Setup of amber:
==> flow/design.v (excerpt) <==
module cpu_8bit (
    input wire clk,
    input wire reset,
    input wire [7:0] data_in,
    output wire [7:0] data_out,
    output wire [7:0] address,
    output wire mem_write
);
    wire [7:0] instruction;
    wire [3:0] opcode;
    wire [3:0] operand;
    wire [7:0] alu_result;
    wire zero_flag;
    wire carry_flag;
    wire pc_inc;
    wire pc_load;
    wire ir_load;
    wire acc_load;
    wire mar_load;
    wire mdr_load;
    wire addr_sel;
    control_unit ctrl (
        .clk(clk),
        .reset(reset),
        .opcode(opcode),
        .zero_flag(zero_flag),
        .carry_flag(carry_flag),
        .pc_inc(pc_inc),
        .pc_load(pc_load),
        .ir_load(ir_load),
        .acc_load(acc_load),
        .mar_load(mar_load),
        .mdr_load(mdr_load),
        .addr_sel(addr_sel),
        .mem_write(mem_write)
    );
    datapath dp (
        .clk(clk),
        .reset(reset),
        .data_in(data_in),
        .pc_inc(pc_inc),
        .pc_load(pc_load),
        .ir_load(ir_load),
        .acc_load(acc_load),
        .mar_load(mar_load),
        .mdr_load(mdr_load),
        .addr_sel(addr_sel),
        .instruction(instruction),
        .opcode(opcode),
        .operand(operand),
        .alu_result(alu_result),
        .zero_flag(zero_flag),
        .carry_flag(carry_flag),
        .data_out(data_out),
        .address(address)
    );
endmodule
Size in the first run: roughly 400 cells after synthesis, about 27 I/O pins.
==> flow/config.mk <==
export PLATFORM = sky130hd
export DESIGN_NAME = cpu_8bit
export DESIGN_NICKNAME = cpu_8bit
export VERILOG_FILES = /design/flow/design.v
export SDC_FILE = /design/flow/constraint.sdc
export NUM_CORES = 4
export LEC_CHECK = 0
export ABC_AREA = 1
export CAP_MARGIN = 10
export CORE_MARGIN = 2
export CORE_UTILIZATION = 20
export CTS_CLUSTER_DIAMETER = 75
export CTS_CLUSTER_SIZE = 16
export GPL_TIMING_DRIVEN = 1
export MIN_ROUTING_LAYER = met2
export SETUP_SLACK_MARGIN = -0.25
export SLEW_MARGIN = 20
==> flow/constraint.sdc <==
create_clock -name core_clock -period 3.21 [get_ports {clk}]
set_input_delay 0.6420 -clock core_clock [delete_from_list [all_inputs] [get_ports {clk}]]
set_output_delay 0.6420 -clock core_clock [all_outputs]
set_load 0.01 [all_outputs]
run.sh (not shown) runs the stock make flow with config.mk's settings and CLKGATE_MAP_FILE=.
amber ended with every stage complete and zero timing, DRC or antenna violations.
What fjord does differently from amber at the input level:
Settings: CAP_MARGIN changed from 10 to 20; ABC_AREA removed (was 1); CTS_CLUSTER_DIAMETER removed (was 75); MIN_ROUTING_LAYER removed (was met2); CORE_UTILIZATION changed from 20 to 40; GPL_TIMING_DRIVEN removed (was 1); CTS_CLUSTER_SIZE removed (was 16); SETUP_SLACK_MARGIN removed (was -0.25); the clock period (ns, I/O delays scaled along) changed from 3.21 to 4.0.
Notes after the runs:
Compare fjord and amber | sequential fraction of total cell area lower: amber. From amber to fjord the numbers moved as follows: remaining max-slew budget at the tightest pin now smaller; post-CTS resize count essentially unchanged; clock power share fell by 5.3 points.
Edits applied to the flow inputs when going from fjord to quartz:
Settings: CTS_CLUSTER_DIAMETER: unset -> 104; MAX_ROUTING_LAYER: unset -> met4; SETUP_SLACK_MARGIN: unset -> 1.11; CELL_PAD_IN_SITES_DETAIL_PLACEMENT: unset -> 1; CAP_MARGIN: 20 -> 30; GPL_ROUTABILITY_DRIVEN: unset -> 0; CORE_ASPECT_RATIO: unset -> 1.62; SLEW_MARGIN: 20 -> 5.
[summary]
quartz: all stages complete, timing, DRC and antenna checks passed. quartz has count of plain and timing-repair buffers in the layout above what fjord had. Re share of the yosys chip area belonging to registers: no difference whatsoever between quartz and fjord. Between fjord and quartz, the flow reports wire length increasing by more than 10%. Compared with fjord, quartz shows a lower final critical-path share of the clock period. When quartz is measured against fjord, its global-route wire length before repair turns out 14% higher. Higher sequential share of layout area among quartz and fjord: fjord. Of quartz and fjord, the higher maximum cell stage delay along the critical path belongs to fjord.
Relative to quartz, the following input files were edited for raven:
Settings: MAX_ROUTING_LAYER: met4 -> unset; GPL_TIMING_DRIVEN: unset -> 0; ABC_AREA: unset -> 1; SLEW_MARGIN: 5 -> 20; CELL_PAD_IN_SITES_DETAIL_PLACEMENT: 1 -> unset; CORE_UTILIZATION: 40 -> 63; CORE_ASPECT_RATIO: 1.62 -> 1.55; CTS_CLUSTER_SIZE: unset -> 73; SETUP_SLACK_MARGIN: 1.11 -> unset; GPL_ROUTABILITY_DRIVEN: 0 -> unset; CAP_MARGIN: 30 -> 10; CTS_CLUSTER_DIAMETER: 104 -> unset.
==> results <==
raven | status: complete | timing, DRC, antenna: pass. raven falls short of quartz in fmax. raven ended with less xor and xnor fraction of the mapped netlist area than quartz. [compare] base=quartz new=raven: mean instance size in the synthesized netlist saw a decrease, number of cells in the yosys synthesis report saw an increase, post-route standard cell area excluding fillers saw a decrease. Looking at worst-path maximum fanout, raven sits 3 below quartz. Chip area (quartz / raven): 1.6. raven against quartz: setup slack after placement picked up an extra 0.22 ns, least setup slack across all paths after layout lost 0.31 ns, number of instances in the synthesized netlist picked up an extra 98, area reported by Yosys stat lost about 3%.
## Diff of input files: umber against raven
Settings: an added MIN_ROUTING_LAYER of met2; a change of CORE_MARGIN from 2 to 4; a change of CORE_UTILIZATION from 63 to 70; an added CELL_PAD_IN_SITES_GLOBAL_PLACEMENT of 3; an added TNS_END_PERCENT of 15; an added CTS_CLUSTER_DIAMETER of 396; a change of CORE_ASPECT_RATIO from 1.55 to 0.67; a change of SLEW_MARGIN from 20 to 25; an added CELL_PAD_IN_SITES_DETAIL_PLACEMENT of 2; an added MAX_ROUTING_LAYER of met4; an added SETUP_SLACK_MARGIN of -0.11.
Notes after the runs:
Area enclosed by the die boundary of umber exceeds that of raven slightly.
Changes observed in umber relative to raven: starting utilization of the core area moved up; post-synthesis instance area now sits at about the same level; horizontal die dimension saw an increase.
Diff raven -> umber | floorplan die height | down by more than a quarter
Status: umber FAILED at 3_1_place_gp_skip_io (tool error)
Re post-synthesis instance total: no difference whatsoever between raven and umber.
Input-level comparison between pepper and umber:
Settings: SETUP_SLACK_MARGIN: -0.11 -> 1.11; CORE_ASPECT_RATIO: 0.67 -> 0.97; SLEW_MARGIN: 25 -> 5; TNS_END_PERCENT: 15 -> 100; CORE_MARGIN: 4 -> 10; GPL_ROUTABILITY_DRIVEN: unset -> 1; CORE_UTILIZATION: 70 -> 68; MIN_ROUTING_LAYER: met2 -> unset; CTS_CLUSTER_DIAMETER: 396 -> 256; CAP_MARGIN: 10 -> 30; ABC_AREA: 1 -> unset; CTS_CLUSTER_SIZE: 73 -> unset.
==> results <==
For pepper, the flow was terminated by a tool error in 3_1_place_gp_skip_io and produced no final design. pepper vs umber: count of cell types in the netlist up by more than half. Mux contribution to synthesized area sits higher in pepper than in umber. Looking at area inside the core boundary, pepper sits about 9% higher than umber does. The lower share of synthesized cell area in and, or, nand and nor gates came out of pepper. umber → pepper: combined area of all synthesized cells now sits higher, die area now sits higher, row count rose 5, area figure in the yosys stat output rose by 3.1%.


cpu_8bit again, from the RTL that the note above started with.
## cpu_8bit
module cpu_8bit (
    input wire clk,
    input wire reset,
    input wire [7:0] data_in,
    output wire [7:0] data_out,
    output wire [7:0] address,
    output wire mem_write
);
export LEC_CHECK = 0
export ABC_AREA = 1
export CAP_MARGIN = 15
export CORE_ASPECT_RATIO = 0.5
export CORE_MARGIN = 2
export CORE_UTILIZATION = 72
export CTS_CLUSTER_DIAMETER = 393
export CTS_CLUSTER_SIZE = 96
export PLACE_DENSITY_LB_ADDON = 0.01
export SETUP_SLACK_MARGIN = 0.28
export SLEW_MARGIN = 20
export TNS_END_PERCENT = 10
create_clock -name core_clock -period 2.07 [get_ports {clk}]
The first run failed in 4_1_cts (DPL-0038).
Change:
Settings changed: ABC_AREA 1 to unset, CAP_MARGIN 15 to 20, CORE_ASPECT_RATIO 0.5 to unset, CORE_UTILIZATION 72 to 28, CTS_CLUSTER_DIAMETER 393 to unset, CTS_CLUSTER_SIZE 96 to unset, PLACE_DENSITY_LB_ADDON 0.01 to unset, SETUP_SLACK_MARGIN 0.28 to unset, TNS_END_PERCENT 10 to unset.
Clock period 2.07 ns to 5.85 ns, I/O delays scaled along.
Effect: With this change the flow passed the timing, design-rule and antenna checks; area after synthesis increases by 3.1%; die area increases to 2.5 times its value; synthesized cell count decreases by about 25%.
Change:
Settings changed: CORE_UTILIZATION 28 to 40.
Clock period 5.85 ns to 2.02 ns, I/O delays scaled along.
- With this change the flow finished but fails on setup timing
- core utilization increases by 24 points
- hold slack gets better by 0.021 ns
- area after synthesis does not change
- cell count climbs by 6.2%
- via count went up by 8.4%
- clock skew hardly moves
- cell area increases by 19%
- critical path depth decreases by 1
- worst setup slack got worse by 2.5 ns
- power is higher to 3.5 times its value


cpu_8bit again, from the RTL that the note above started with.
Design cpu_8bit, start of the top module:
module cpu_8bit (
    input wire clk,
    input wire reset,
    input wire [7:0] data_in,
    output wire [7:0] data_out,
    output wire [7:0] address,
    output wire mem_write
);
make LEC_CHECK=0 ABC_AREA=1 CAP_MARGIN=20 CORE_MARGIN=2 CORE_UTILIZATION=56 CTS_CLUSTER_DIAMETER=331 CTS_CLUSTER_SIZE=16 GPL_TIMING_DRIVEN=1 MIN_ROUTING_LAYER=met1 SETUP_SLACK_MARGIN=-0.25 SLEW_MARGIN=20 TNS_END_PERCENT=5 finish   # period 2.49 ns
The first run ran to the end with violations: negative setup slack.
Change:
- CORE_UTILIZATION: 56 -> 20
- CTS_CLUSTER_DIAMETER: 331 -> 75
- TNS_END_PERCENT: 5 -> unset
Effect:
- The changed run completed and failed the layout checks on negative setup slack
- sequential share of layout area came out lower by 1.4 points
- first-iteration DRC count came out lower by 14%
- wire length came out higher by 6.7%
- cell area came out higher by 5.1%


cpu_8bit again, from the RTL that the note above started with.
clock: 2.71 ns
lec_check: 0
cap_margin: 20
core_margin: 2
core_utilization: 68
slew_margin: 20
The starting point produced a clean layout.
Edit:
ABC_AREA = 1   (was unset)
CORE_UTILIZATION = 62   (was 68)
TNS_END_PERCENT = 15   (was unset)
clock period = 3.33 ns   (was 2.71 ns; I/O delays follow)
- The changed run went through all stages and came out clean
- global-route usage is lower by 5.1 points
- clock-buffer cell count is lower by 1
- setup slack improves by 0.25 ns
- area after synthesis is lower by about 3%
Edit:
ABC_AREA = unset   (was 1)
CORE_UTILIZATION = 40   (was 62)
TNS_END_PERCENT = unset   (was 15)
clock period = 3.24 ns   (was 3.33 ns; I/O delays follow)
Design area grows by a few percent. Flip-flop count does not change. Via count shrinks by roughly a tenth. Power grows by a few percent. Synthesized cell count shrinks by a quarter to a third. Setup slack gets better by 0.18 ns. Cell count shrinks by roughly a tenth. Clock power shrinks by about a fifth. Routed wire length grows by a little under a tenth. Count of clock-buffer cells in the layout is unchanged. Combinational power grows by roughly a tenth.
Edit:
CORE_UTILIZATION = 29   (was 40)
Result: Sequential share of layout area goes down by 0.58 points. Global-route usage falls by 5.5 points. Area after synthesis does not change. Non-clock buffer count decreases by 2. Die area is higher by well over a third. Power came out higher by a few percent. Wire length falls slightly. Clock power climbs by a quarter to a third. Design area rises slightly. Synthesized cell count does not change.
Edit:
CORE_UTILIZATION = 72   (was 29)
MAX_ROUTING_LAYER = met4   (was unset)
PLACE_DENSITY = 0.65   (was unset)
clock period = 3.33 ns   (was 3.24 ns; I/O delays follow)
The new run completed with no timing, DRC or antenna violations.
Setup slack gains 0.019 ns.
Final area goes down by 2.7%.
Synthesized cell count is unchanged.
Total power goes up by 1.2%.
No activity file was given, so power comes from the tool's default toggle rates.
